== JK ==
Design neural_pipeline_top, start of the top module:
module neural_pipeline_top (
    input wire clk,
    input wire rst,
    input wire signed [15:0] raw_in,
    output wire signed [15:0] vel_out
);
export LEC_CHECK = 0
export ABC_AREA = 0
export CAP_MARGIN = 20
export CORE_ASPECT_RATIO = 1.96
export CORE_MARGIN = 7
export CORE_UTILIZATION = 30
export CTS_CLUSTER_DIAMETER = 91
export CTS_CLUSTER_SIZE = 100
export GPL_ROUTABILITY_DRIVEN = 0
export SLEW_MARGIN = 20
export TNS_END_PERCENT = 20
create_clock -name core_clock -period 25.0 [get_ports {clk}]
run.sh (not shown) runs the stock make flow with config.mk's settings and CLKGATE_MAP_FILE=.
For MS, these inputs were changed with respect to JK:
Settings: ABC_AREA removed (was 0); CTS_CLUSTER_DIAMETER removed (was 91); GPL_ROUTABILITY_DRIVEN removed (was 0); CORE_MARGIN changed from 7 to 2; TNS_END_PERCENT removed (was 20); CTS_CLUSTER_SIZE removed (was 100); CORE_ASPECT_RATIO removed (was 1.96); CORE_UTILIZATION changed from 30 to 40; the clock period (ns, I/O delays scaled along) changed from 25.0 to 23.2.
### Flow results
- Re total met2 wirelength after detailed routing: MS is about 30% down on JK.
- MS vs JK: utilization up in MS
- The first-pass GRT wire length of MS was superior to that of JK.
- The area of the die of MS was superior to that of JK.
- JK ended up with sky130_fd_sc_hd__a2111oi_0 as its standard cell with the maximum stage delay on the critical path; MS ended up with sky130_fd_sc_hd__clkdlybuf4s50_1.
- In the tables for MS and JK, slack of the critical path reads higher with JK.
#### Input delta (AL over MS)
Settings: CORE_UTILIZATION changed from 40 to 12; the clock period (ns, I/O delays scaled along) changed from 23.2 to 30.3.
- Looking at area added between synthesis and finish, AL sits 9.0 points higher than MS does.
- Looking at total number of nets in the final design, AL sits 20 lower than MS does.
- In AL the required time at the worst-slack endpoint turned out 7.11 ns higher than in MS.
- Compared with MS, in AL total via count in the routed design shrank by 0.50%, sequential share of layout area shrank by 0.78 points, tapcell count went up by 3,109, multiplexer share of the synthesized area held steady.
- In the reports for AL and MS, the larger final core utilization belongs to MS.
- AL against MS; final standard cell area without fillers is up by a little under 10%.
- Comparing starting density of the core for AL and MS, the bigger number came from MS.

Starting RTL as in the previous note.
==> flow/design.v (excerpt) <==
module neural_pipeline_top (
    input wire clk,
    input wire rst,
    input wire signed [15:0] raw_in,
    output wire signed [15:0] vel_out
);
    wire signed [15:0] filt_out;
    wire spike_pulse_raw;  
    reg spike_pulse_safe;  
    wire signed [15:0] auto_threshold;
    reg [17:0] warmup_cnt; 
    always @(posedge clk) begin
        if (rst) begin
            warmup_cnt <= 0;
            spike_pulse_safe <= 0;
        end else begin
            if (warmup_cnt < 150000) 
                warmup_cnt <= warmup_cnt + 1;
            if (warmup_cnt == 150000) 
                spike_pulse_safe <= spike_pulse_raw;
            else 
                spike_pulse_safe <= 0;
        end
    end
    reg [10:0] bin_timer;
    reg bin_strobe;
    reg signed [15:0] bin_accumulator;
    reg signed [15:0] current_bin_count;
    iir_filter u_filter (
        .clk(clk),
        .rst(rst),
        .x_in(raw_in),
        .y_out(filt_out)
    );
    threshold_estimator u_thresh_gen (
        .clk(clk),
        .rst(rst),
        .data_in(filt_out),
        .threshold(auto_threshold)
    );
    spike_detect u_detect (
        .clk(clk),
        .rst(rst),
        .data_in(filt_out),
        .threshold(auto_threshold), 
        .spike_out(spike_pulse_raw) 
    );
    always @(posedge clk) begin
        if (rst) begin
            bin_timer <= 0;
            bin_accumulator <= 0;
            current_bin_count <= 0;
            bin_strobe <= 0;
        end else begin
            bin_strobe <= 0;
            if (spike_pulse_safe)
                bin_accumulator <= bin_accumulator + 1;
            if (bin_timer == 1499) begin
                bin_timer <= 0;
                current_bin_count <= bin_accumulator;
                bin_accumulator <= 0;
                bin_strobe <= 1;
            end else begin
                bin_timer <= bin_timer + 1;
                bin_strobe <= 0;
            end
        end
    end
    velocity_decoder u_decoder (
        .clk(clk),
        .rst(rst),
        .bin_strobe(bin_strobe),
        .bin_count(current_bin_count),
        .velocity(vel_out)
    );
endmodule
Settings: LEC_CHECK=0, ABC_AREA=1, CAP_MARGIN=20, CORE_MARGIN=2, CORE_UTILIZATION=72, CTS_CLUSTER_DIAMETER=190, GPL_ROUTABILITY_DRIVEN=1, GPL_TIMING_DRIVEN=1, MAX_ROUTING_LAYER=met4, PLACE_DENSITY_LB_ADDON=0.01, SETUP_SLACK_MARGIN=4.8, SLEW_MARGIN=20; clock period 16.7 ns.
The first run never finished: it broke off in global routing.
Next try:
CTS_CLUSTER_DIAMETER = 207   (was 190)
GPL_ROUTABILITY_DRIVEN = not set   (was 1)
GPL_TIMING_DRIVEN = not set   (was 1)
PLACE_DENSITY_LB_ADDON = 0.04   (was 0.01)
SETUP_SLACK_MARGIN = 0.49   (was 4.8)
clock period = 17.1 ns   (was 16.7 ns; I/O delays follow)
Outcome: This time the run passed the timing, design-rule and antenna checks; synthesized area is unchanged; synthesized cell count is unchanged; die size is unchanged.
Next try:
CTS_CLUSTER_DIAMETER = not set   (was 207)
PLACE_DENSITY_LB_ADDON = 0.01   (was 0.04)
SETUP_SLACK_MARGIN = not set   (was 0.49)
clock period = 16.1 ns   (was 17.1 ns; I/O delays follow)
Outcome:
- This time the run produced a layout that fails on negative setup slack
- die size does not change
- hold slack is worse by 0.0054 ns
- cell area grows by about 7%
- utilization went up by 5.4 points
- final cell count rises by 4.9%

## the previous run
The RTL this note starts from:
==> flow/design.v <==
`timescale 1ns / 1ps
module iir_filter (
    input wire clk,
    input wire rst,
    input wire signed [15:0] x_in,
    output reg signed [15:0] y_out
);
    localparam signed [39:0] B0 =  3947;
    localparam signed [39:0] B1 = -7894;
    localparam signed [39:0] B2 =  3947;
    localparam signed [39:0] A2 = -7891; 
    localparam signed [39:0] A3 =  3801;
    reg signed [39:0] z1;
    reg signed [39:0] z2;
    wire signed [39:0] x_ext;
    wire signed [39:0] b0_x, b1_x, b2_x;
    wire signed [39:0] a2_y, a3_y;
    wire signed [39:0] y_acc;
    assign x_ext = {{24{x_in[15]}}, x_in};
    assign b0_x = x_ext * B0;
    assign b1_x = x_ext * B1;
    assign b2_x = x_ext * B2;
    assign y_acc = b0_x + z1;
    reg signed [15:0] y_comb;
    wire signed [39:0] y_scaled = y_acc >>> 12; 
    always @(*) begin
        if (y_scaled > 32767)      
            y_comb = 32767;
        else if (y_scaled < -32768) 
            y_comb = -32768;
        else                        
            y_comb = y_scaled[15:0];
    end
    wire signed [39:0] y_comb_ext = {{24{y_comb[15]}}, y_comb};
    assign a2_y = y_comb_ext * A2;
    assign a3_y = y_comb_ext * A3;
    always @(posedge clk) begin
        if (rst) begin
            y_out <= 0;
            z1 <= 0;
            z2 <= 0;
        end else begin
            y_out <= y_comb;
            z1 <= b1_x - a2_y + z2;
            z2 <= b2_x - a3_y;
        end
    end
endmodule
`timescale 1ns / 1ps
module threshold_estimator (
    input wire clk,
    input wire rst,
    input wire signed [15:0] data_in,
    output reg signed [15:0] threshold
);
    reg signed [15:0] abs_data;
    always @(*) begin
        if (data_in == -16'd32768) abs_data = 16'd32767;
        else abs_data = (data_in < 0) ? -data_in : data_in;
    end
    localparam K = 14; 
    reg signed [31:0] accumulator;
    always @(posedge clk) begin
        if (rst) begin
            accumulator <= 0;
            threshold <= 0;
        end else begin
            accumulator <= accumulator - (accumulator >>> K) + abs_data;
            threshold <= -(((accumulator >>> K) * 45) >>> 3);
        end
    end
endmodule
`timescale 1ns / 1ps
module spike_detect (
    input wire clk,
    input wire rst,
    input wire signed [15:0] data_in,
    input wire signed [15:0] threshold,
    output reg spike_out
);
    localparam integer LOCKOUT = 20;
    localparam signed [15:0] SATURATION_NEG = -16'd30000;
    reg [4:0] timer;
    always @(posedge clk) begin
        if (rst) begin
            spike_out <= 0;
            timer <= 0;
        end else begin
            spike_out <= 0;
            if (timer > 0) begin
                timer <= timer - 1;
            end else begin
                if ((data_in < threshold) && (data_in > SATURATION_NEG)) begin
                    spike_out <= 1;
                    timer <= LOCKOUT;
                end
            end
        end
    end
endmodule
`timescale 1ns / 1ps
module velocity_decoder (
    input wire clk,
    input wire rst,
    input wire bin_strobe,  
    input wire signed [15:0] bin_count,  
    output reg signed [15:0] velocity  
);
    localparam signed [15:0] M1 = 16'd3891;  
    localparam signed [15:0] M2 = 16'd819;  
    localparam signed [15:0] MAX_VEL = 16'd20480; 
    localparam signed [15:0] MIN_VEL = -16'd20480;
    reg signed [31:0] term1;  
    reg signed [31:0] term2;  
    reg signed [31:0] sum;  
    always @(posedge clk) begin
        if (rst) begin
            velocity <= 0;
        end else if (bin_strobe) begin
            term1 = velocity * M1; 
            term2 = (bin_count * M2) <<< 12;
            sum = term1 + term2;
            if ((sum >>> 12) > MAX_VEL) 
                velocity <= MAX_VEL;
            else if ((sum >>> 12) < MIN_VEL)
                velocity <= MIN_VEL;
            else
                velocity <= sum >>> 12;
        end
    end
endmodule
`timescale 1ns / 1ps
module neural_pipeline_top (
    input wire clk,
    input wire rst,
    input wire signed [15:0] raw_in,
    output wire signed [15:0] vel_out
);
    wire signed [15:0] filt_out;
    wire spike_pulse_raw;  
    reg spike_pulse_safe;  
    wire signed [15:0] auto_threshold;
    reg [17:0] warmup_cnt; 
    always @(posedge clk) begin
        if (rst) begin
            warmup_cnt <= 0;
            spike_pulse_safe <= 0;
        end else begin
            if (warmup_cnt < 150000) 
                warmup_cnt <= warmup_cnt + 1;
            if (warmup_cnt == 150000) 
                spike_pulse_safe <= spike_pulse_raw;
            else 
                spike_pulse_safe <= 0;
        end
    end
    reg [10:0] bin_timer;
    reg bin_strobe;
    reg signed [15:0] bin_accumulator;
    reg signed [15:0] current_bin_count;
    iir_filter u_filter (
        .clk(clk),
        .rst(rst),
        .x_in(raw_in),
        .y_out(filt_out)
    );
    threshold_estimator u_thresh_gen (
        .clk(clk),
        .rst(rst),
        .data_in(filt_out),
        .threshold(auto_threshold)
    );
    spike_detect u_detect (
        .clk(clk),
        .rst(rst),
        .data_in(filt_out),
        .threshold(auto_threshold), 
        .spike_out(spike_pulse_raw) 
    );
    always @(posedge clk) begin
        if (rst) begin
            bin_timer <= 0;
            bin_accumulator <= 0;
            current_bin_count <= 0;
            bin_strobe <= 0;
        end else begin
            bin_strobe <= 0;
            if (spike_pulse_safe)
                bin_accumulator <= bin_accumulator + 1;
            if (bin_timer == 1499) begin
                bin_timer <= 0;
                current_bin_count <= bin_accumulator;
                bin_accumulator <= 0;
                bin_strobe <= 1;
            end else begin
                bin_timer <= bin_timer + 1;
                bin_strobe <= 0;
            end
        end
    end
    velocity_decoder u_decoder (
        .clk(clk),
        .rst(rst),
        .bin_strobe(bin_strobe),
        .bin_count(current_bin_count),
        .velocity(vel_out)
    );
endmodule
clock: 30.1 ns
lec_check: 0
abc_area: 1
cap_margin: 35
cell_pad_in_sites_detail_placement: 2
cell_pad_in_sites_global_placement: 3
core_aspect_ratio: 1.99
core_margin: 2
core_utilization: 51
gpl_timing_driven: 1
hold_slack_margin: -0.04
max_routing_layer: met4
slew_margin: 0
tns_end_percent: 5
The previous run: it failed during global placement without I/O (3_1_place_gp_skip_io), and the tool reported GPL-0301.
Relative to the previous run, the following input files were edited for the current run:
# the previous run
export LEC_CHECK = 0
export ABC_AREA = 1
export CAP_MARGIN = 35
export CELL_PAD_IN_SITES_DETAIL_PLACEMENT = 2
export CELL_PAD_IN_SITES_GLOBAL_PLACEMENT = 3
export CORE_ASPECT_RATIO = 1.99
export CORE_MARGIN = 2
export CORE_UTILIZATION = 51
export GPL_TIMING_DRIVEN = 1
export HOLD_SLACK_MARGIN = -0.04
export MAX_ROUTING_LAYER = met4
export SLEW_MARGIN = 0
export TNS_END_PERCENT = 5
create_clock -name core_clock -period 30.1 [get_ports {clk}]
# the current run
export LEC_CHECK = 0
export CAP_MARGIN = 20
export CORE_MARGIN = 2
export CORE_UTILIZATION = 64
export CTS_CLUSTER_DIAMETER = 400
export SLEW_MARGIN = 20
create_clock -name core_clock -period 11.1 [get_ports {clk}]
Notes after the runs:
Tool error GPL-0301 stopped the previous run during global placement without I/O (3_1_place_gp_skip_io); no final results. Nothing crashed in the current run and all stages finished; the problem is that the final layout failed, the offending checks being negative setup slack. Relative to the previous run, the current run improves die size. Synthesized cell count: the current run < the previous run. Per the comparison of the current run with the previous run, number of nets in the synthesized netlist lower; core area lower.

willow:
// neural_pipeline_top: RTL as listed in full above, without the edits since
Settings: LEC_CHECK=0, CAP_MARGIN=20, CELL_PAD_IN_SITES_GLOBAL_PLACEMENT=3, CORE_MARGIN=5, CORE_UTILIZATION=40, CTS_CLUSTER_SIZE=27, GPL_ROUTABILITY_DRIVEN=0, GPL_TIMING_DRIVEN=1, PLACE_DENSITY_LB_ADDON=0.06, SLEW_MARGIN=25; clock period 40.7 ns.
Setup changes, willow to juniper
Settings: a deleted PLACE_DENSITY_LB_ADDON that had been 0.06; a change of SLEW_MARGIN from 25 to 20; a change of CORE_MARGIN from 5 to 2; a deleted GPL_TIMING_DRIVEN that had been 1; a change of CORE_UTILIZATION from 40 to 71; a deleted CELL_PAD_IN_SITES_GLOBAL_PLACEMENT that had been 3; a deleted CTS_CLUSTER_SIZE that had been 27; a deleted GPL_ROUTABILITY_DRIVEN that had been 0; a change of the clock period (ns, I/O delays scaled along) from 40.7 to 23.2.
## What came out
The tightest hold margin of juniper is higher than that of willow.
Compared with willow, juniper shows a lower wire length.
Compared with willow, juniper shows global routing usage summed across all routing layers higher by 13 points.
Comparing juniper with willow, the number of nets in the final layout came out essentially unchanged.
Of the two values seen for highest routed metal layer, met4 was produced by willow and met5 by juniper.
On juniper: total placed cells including tap cells is 538 lower than what willow gave.
NOTE: non-clock buffer count in juniper exceeds that of willow
The run showing the smaller clock buffer instance count of the final layout is juniper.
#### Input delta (ember over juniper)
Settings: an added ABC_AREA of 1; an added CORE_ASPECT_RATIO of 1.97; a change of CORE_MARGIN from 2 to 3; a change of CORE_UTILIZATION from 71 to 50; an added CTS_CLUSTER_DIAMETER of 111; a change of the clock period (ns, I/O delays scaled along) from 23.2 to 25.0.
- Diff juniper -> ember: final-layout clock buffer total now smaller; synthesized-area fraction occupied by adder cells decreased by 1.8 points relative to the old numbers.

== sierra ==
Starts from the design.v that is shown in full above.
export LEC_CHECK = 0
export ABC_AREA = 1
export CAP_MARGIN = 30
export CORE_MARGIN = 2
export CORE_UTILIZATION = 72
export CTS_CLUSTER_DIAMETER = 209
export MAX_ROUTING_LAYER = met4
export PLACE_DENSITY_LB_ADDON = 0.04
export SETUP_SLACK_MARGIN = -1.09
export SLEW_MARGIN = 20
create_clock -name core_clock -period 15.0 [get_ports {clk}]
Although sierra finished all stages, its layout failed final checks on negative setup slack.
For yarrow, these inputs were changed with respect to sierra:
==> flow/config.mk <==
export PLATFORM = sky130hd
export DESIGN_NAME = neural_pipeline_top
export DESIGN_NICKNAME = neural_pipeline_top
export VERILOG_FILES = /design/flow/design.v
export SDC_FILE = /design/flow/constraint.sdc
export NUM_CORES = 4
export LEC_CHECK = 0
export CAP_MARGIN = 20
export CORE_MARGIN = 2
export CORE_UTILIZATION = 40
export SLEW_MARGIN = 20
==> flow/constraint.sdc <==
create_clock -name core_clock -period 25.0 [get_ports {clk}]
set_input_delay 5.0000 -clock core_clock [delete_from_list [all_inputs] [get_ports {clk}]]
set_output_delay 5.0000 -clock core_clock [all_outputs]
set_load 0.01 [all_outputs]
==> results <==
Final setup slack of the worst path, yarrow and sierra: larger value in yarrow. Sort yarrow and sierra by horizontal die size desc -> top: yarrow. Measured against sierra, the total wire length of yarrow comes out at 0.70 times the reference value. Side by side, net count entering floorplan turned out lower in yarrow than in sierra. Re total clock sinks: no difference whatsoever between yarrow and sierra. Number of signal-net buffers in the layout: yarrow lower than sierra. Summary of yarrow and sierra: one run falls short of a clean finish, namely sierra. sierra: complete, dirty (negative setup slack). Design area went down by more than 10% going from sierra to yarrow. Path length in cells of the critical path in yarrow is 3 lower than in sierra.
Inputs modified between yarrow and onyx:
-- flow/config.mk --
<<< yarrow, line 6
export NUM_CORES = 4
export LEC_CHECK = 0
export CAP_MARGIN = 20
export CORE_MARGIN = 2
export CORE_UTILIZATION = 40
export SLEW_MARGIN = 20
>>> onyx, line 6
export NUM_CORES = 4
export LEC_CHECK = 0
export ABC_AREA = 0
export CAP_MARGIN = 20
export CORE_ASPECT_RATIO = 0.5
export CORE_MARGIN = 7
export CORE_UTILIZATION = 30
export CTS_CLUSTER_DIAMETER = 91
export CTS_CLUSTER_SIZE = 100
export GPL_ROUTABILITY_DRIVEN = 0
export SLEW_MARGIN = 20
export TNS_END_PERCENT = 20
==> comparison <==
Wire length, onyx vs yarrow: down by a few percent. Summed area of non-filler cells in the final layout delta (onyx − yarrow): unfavourable. | portion of the clock cycle consumed by the worst path in the final layout | higher: yarrow |. onyx: number of clock-tree buffers in the layout is 28 lower than what yarrow reported. Looking at met3 routed wirelength, onyx sits about 20% above yarrow.
Inputs modified between onyx and violet:
==> flow/config.mk <==
export PLATFORM = sky130hd
export DESIGN_NAME = neural_pipeline_top
export DESIGN_NICKNAME = neural_pipeline_top
export VERILOG_FILES = /design/flow/design.v
export SDC_FILE = /design/flow/constraint.sdc
export NUM_CORES = 4
export LEC_CHECK = 0
export ABC_AREA = 0
export CAP_MARGIN = 20
export CORE_ASPECT_RATIO = 1.97
export CORE_MARGIN = 3
export CORE_UTILIZATION = 19
export CTS_CLUSTER_DIAMETER = 111
export SLEW_MARGIN = 20
## What came out
Delta (violet minus onyx): total of clock buffers placed in the layout saw an increase, placement-stage cell area +3.0%, die height has increased, worst endpoint required time up 90 ps. Of onyx and violet, the run reporting the higher total die size was violet. Going from onyx to violet, final wirelength +about 18%.
